==> fjord <==
==> flow/design.v <==
module division(input clk, input rst, input start, input [31:0] dividendo, divisor,
                output [31:0] cociente, residuo, output done);
reg [31:0] shift_register;
reg [31:0] pre_divisor;
reg [31:0] cont;
reg idle;                       
reg done_r;                     
reg [15:0] resta, pre_cocido, res, cocido;
always @ (posedge clk) begin
  done_r <= 1'b0;
  if (rst) begin
    idle = 1'b1;
  end else if (idle) begin
    if (start) begin
      cont = 32'b0;
      shift_register = {8'b0, dividendo[15:0]};
      pre_cocido = 16'b0;
      pre_divisor = divisor;
      shift_register = shift_register << 1;
      cont = cont + 1'b1;
      idle = 1'b0;
    end
  end else begin
    if (cont < 5'd17) begin
      if (shift_register[31:16] < pre_divisor[15:0]) begin
        pre_cocido = pre_cocido << 1;
      end else begin
        resta = shift_register[31:16] - pre_divisor[15:0];
        pre_cocido = pre_cocido << 1;
        pre_cocido[0] = 1'b1;
        shift_register[31:16] = resta;
      end
      shift_register = shift_register << 1;
      cont = cont + 1'b1;
    end else begin
      cocido = pre_cocido;
      res = shift_register[31:16]>>1;
      idle = 1'b1;
      done_r <= 1'b1;
    end
  end
end
assign cociente = {16'b0, cocido};
assign residuo = {16'b0, res};
assign done = done_r;
endmodule
==> flow/run.sh <==
#!/bin/bash
# the make line also repeats each setting of config.mk as NAME=value (left out here)
make -C /OpenROAD-flow-scripts/flow DESIGN_CONFIG=/design/flow/config.mk WORK_HOME=/design/flow/orfs CLKGATE_MAP_FILE= finish
==> flow/config.mk <==
export PLATFORM = sky130hd
export DESIGN_NAME = division
export DESIGN_NICKNAME = division
export VERILOG_FILES = /design/flow/design.v
export SDC_FILE = /design/flow/constraint.sdc
export NUM_CORES = 4
export LEC_CHECK = 0
export CAP_MARGIN = 15
export CELL_PAD_IN_SITES_DETAIL_PLACEMENT = 2
export CELL_PAD_IN_SITES_GLOBAL_PLACEMENT = 3
export CORE_ASPECT_RATIO = 0.72
export CORE_MARGIN = 2
export CORE_UTILIZATION = 40
export GPL_TIMING_DRIVEN = 0
export HOLD_SLACK_MARGIN = -0.1
export MIN_ROUTING_LAYER = met2
export SLEW_MARGIN = 25
export TNS_END_PERCENT = 20
==> flow/constraint.sdc <==
create_clock -name core_clock -period 6.57 [get_ports {clk}]
set_input_delay 1.3140 -clock core_clock [delete_from_list [all_inputs] [get_ports {clk}]]
set_output_delay 1.3140 -clock core_clock [all_outputs]
set_load 0.01 [all_outputs]
==> inputs of onyx, as changes to fjord <==
CAP_MARGIN = 20   (was 15)
CELL_PAD_IN_SITES_DETAIL_PLACEMENT = not set   (was 2)
CELL_PAD_IN_SITES_GLOBAL_PLACEMENT = not set   (was 3)
CORE_ASPECT_RATIO = not set   (was 0.72)
CTS_CLUSTER_DIAMETER = 281   (was not set)
CTS_CLUSTER_SIZE = 98   (was not set)
GPL_TIMING_DRIVEN = not set   (was 0)
HOLD_SLACK_MARGIN = not set   (was -0.1)
MIN_ROUTING_LAYER = not set   (was met2)
PLACE_DENSITY = 0.6   (was not set)
SLEW_MARGIN = 20   (was 25)
TNS_END_PERCENT = 15   (was 20)
==> flow/constraint.sdc (replaced) <==
create_clock -name core_clock -period 10.0 [get_ports {clk}]
set_input_delay 2.0000 -clock core_clock [delete_from_list [all_inputs] [get_ports {clk}]]
set_output_delay 2.0000 -clock core_clock [all_outputs]
set_load 0.01 [all_outputs]
==> inputs of violet, as changes to fjord <==
ABC_AREA = 0   (was not set)
CAP_MARGIN = 30   (was 15)
CELL_PAD_IN_SITES_DETAIL_PLACEMENT = not set   (was 2)
CELL_PAD_IN_SITES_GLOBAL_PLACEMENT = not set   (was 3)
CORE_ASPECT_RATIO = not set   (was 0.72)
CORE_UTILIZATION = 70   (was 40)
CTS_CLUSTER_DIAMETER = 233   (was not set)
GPL_ROUTABILITY_DRIVEN = 0   (was not set)
GPL_TIMING_DRIVEN = not set   (was 0)
HOLD_SLACK_MARGIN = not set   (was -0.1)
MIN_ROUTING_LAYER = not set   (was met2)
SLEW_MARGIN = 20   (was 25)
TNS_END_PERCENT = not set   (was 20)
==> flow/constraint.sdc (replaced) <==
create_clock -name core_clock -period 2.46 [get_ports {clk}]
set_input_delay 0.4920 -clock core_clock [delete_from_list [all_inputs] [get_ports {clk}]]
set_output_delay 0.4920 -clock core_clock [all_outputs]
set_load 0.01 [all_outputs]
==> inputs of juniper, as changes to fjord <==
CAP_MARGIN = 20   (was 15)
CELL_PAD_IN_SITES_DETAIL_PLACEMENT = not set   (was 2)
CELL_PAD_IN_SITES_GLOBAL_PLACEMENT = not set   (was 3)
CORE_ASPECT_RATIO = not set   (was 0.72)
CORE_UTILIZATION = 66   (was 40)
CTS_CLUSTER_SIZE = 41   (was not set)
GPL_TIMING_DRIVEN = not set   (was 0)
HOLD_SLACK_MARGIN = not set   (was -0.1)
MIN_ROUTING_LAYER = not set   (was met2)
SETUP_SLACK_MARGIN = 0.73   (was not set)
SLEW_MARGIN = 20   (was 25)
TNS_END_PERCENT = not set   (was 20)
==> flow/constraint.sdc (replaced) <==
create_clock -name core_clock -period 2.46 [get_ports {clk}]
set_input_delay 0.4920 -clock core_clock [delete_from_list [all_inputs] [get_ports {clk}]]
set_output_delay 0.4920 -clock core_clock [all_outputs]
set_load 0.01 [all_outputs]
==> results.txt <==
Implementation results. Worst-case reg-to-reg path depth landed at 10. After layout, the design draws a total of 5.97 mW. A clean result was blocked by setup timing.

Measured along the x axis, the die boundary spans 98.4 microns. Via count of the first global-routing pass landed at 4274. Following the worst setup path forward leads to its endpoint at shift_register[21]. The root buffer cell chosen for the clock tree is sky130_fd_sc_hd__clkbuf_8. Least setup slack across all paths after layout landed at -0.0494 ns. By area, the class that comes first in the final layout consists of registers. STA classifies the critical path endpoint as a register. The stage logs contain a warning count of 64. Setup violation total in the final timing report landed at 9. Per the layout area report, the sequential fraction of cell area is 48.8%.

Instance area at placement landed at 0.00703 sq mm. Power of the sequential group landed at 2.56 mW. DRC violation count after routing landed at 0. Per report_power, the top consumer among the power groups is the clock network. Detailed-routed wire length on met2 landed at 8.01 mm. The flow ran to the end, but the layout failed its checks.
That was violet.
==> results.txt <==
Implementation results. The cell sitting at the root of the clock tree is a sky130_fd_sc_hd__clkbuf_8. AND-OR/OR-AND share of the synthesized area landed at 4.91%. The flow did not finish. For this run, the number of Yosys warnings is 1. Synthesized instance count landed at 482.

Post-synth design cell area landed at 0.00624 sq mm. Instance area at placement landed at 0.00708 sq mm. The area fraction of the largest cell type after synthesis is 60.6%. The run ended at global routing (5_1_grt). For reference, the top cells by count after synthesis are 126 x sky130_fd_sc_hd__edfxtp_1, 48 x sky130_fd_sc_hd__nor2_1, 33 x sky130_fd_sc_hd__buf_4, 27 x sky130_fd_sc_hd__xor2_1, 22 x sky130_fd_sc_hd__inv_1. The die is 101 microns wide. Sequential elements use 61.3% of the synthesized area. Count of unique library cells instantiated by Yosys landed at 55. The first error in the log reads "[ERROR DPL-0038] Utilization greater than 100%, impossible to legalize".
That was juniper.
==> results.txt <==
Implementation results. Count of warning messages emitted by the tools landed at 61. The tree is rooted in a sky130_fd_sc_hd__clkbuf_16. Measured in cells, the most critical reg-to-reg path has a length of 6.

Per report_power, the top consumer among the power groups is registers. Per the detail_route log, met2 wirelength is 8.47 mm. Sequential share of cell area landed at 48.7%.

Setup violation total in the final timing report landed at 0. The worst setup path is captured at a register. The completed layout was analyzed and its total power is 2.03 mW. The flow ran to the end and the layout has no timing, DRC or antenna violations.

Per the OpenROAD floorplan log, the width of the die is 151 microns. Detailed placement reports a standard cell area of 0.00732 sq mm. Power of the sequential group landed at 0.955 mW. Using the TritonRoute via totals, the vias-per-cell ratio works out to 6.68.

The via count of the first global-routing pass came to 6582.
That was fjord.
==> results.txt <==
Implementation results. Power of the sequential group landed at 0.626 mW. Measured in cells, the most critical reg-to-reg path has a length of 9. The flow ran to the end and the layout has no timing, DRC or antenna violations. DRC violation count after routing landed at 0. Per report_power, the top consumer among the power groups is registers. Final standard cell utilization of the core landed at 49.6%. Traced cell by cell, the critical path runs through clkdlybuf4s50_1 > and3b_1 > a21oi_1 > inv_2 > buf_4. The placement stage leaves a total instance area of 0.00695 sq mm.

The final power report lists total power as 1.34 mW. STA classifies the critical path endpoint as a register. DRC violation total after the first TritonRoute iteration landed at 159.

In the final layout, flip-flops and latches take up 50.7% of the cell area. Width of the chip landed at 129 microns. The cell sitting at the root of the clock tree is a sky130_fd_sc_hd__clkbuf_16. In the post-route analysis, the smallest setup slack over all paths is 5.63 ns.

Setup violation total in the final timing report landed at 0. Per the post-CTS timing run, clock transition at the registers of the reported paths is 0.05 ns. Via count of the first global-routing pass landed at 3598.

Count of warning messages emitted by the tools landed at 59.
That was onyx.
Power figures rest on the tool's default switching activity, not on a simulated workload.
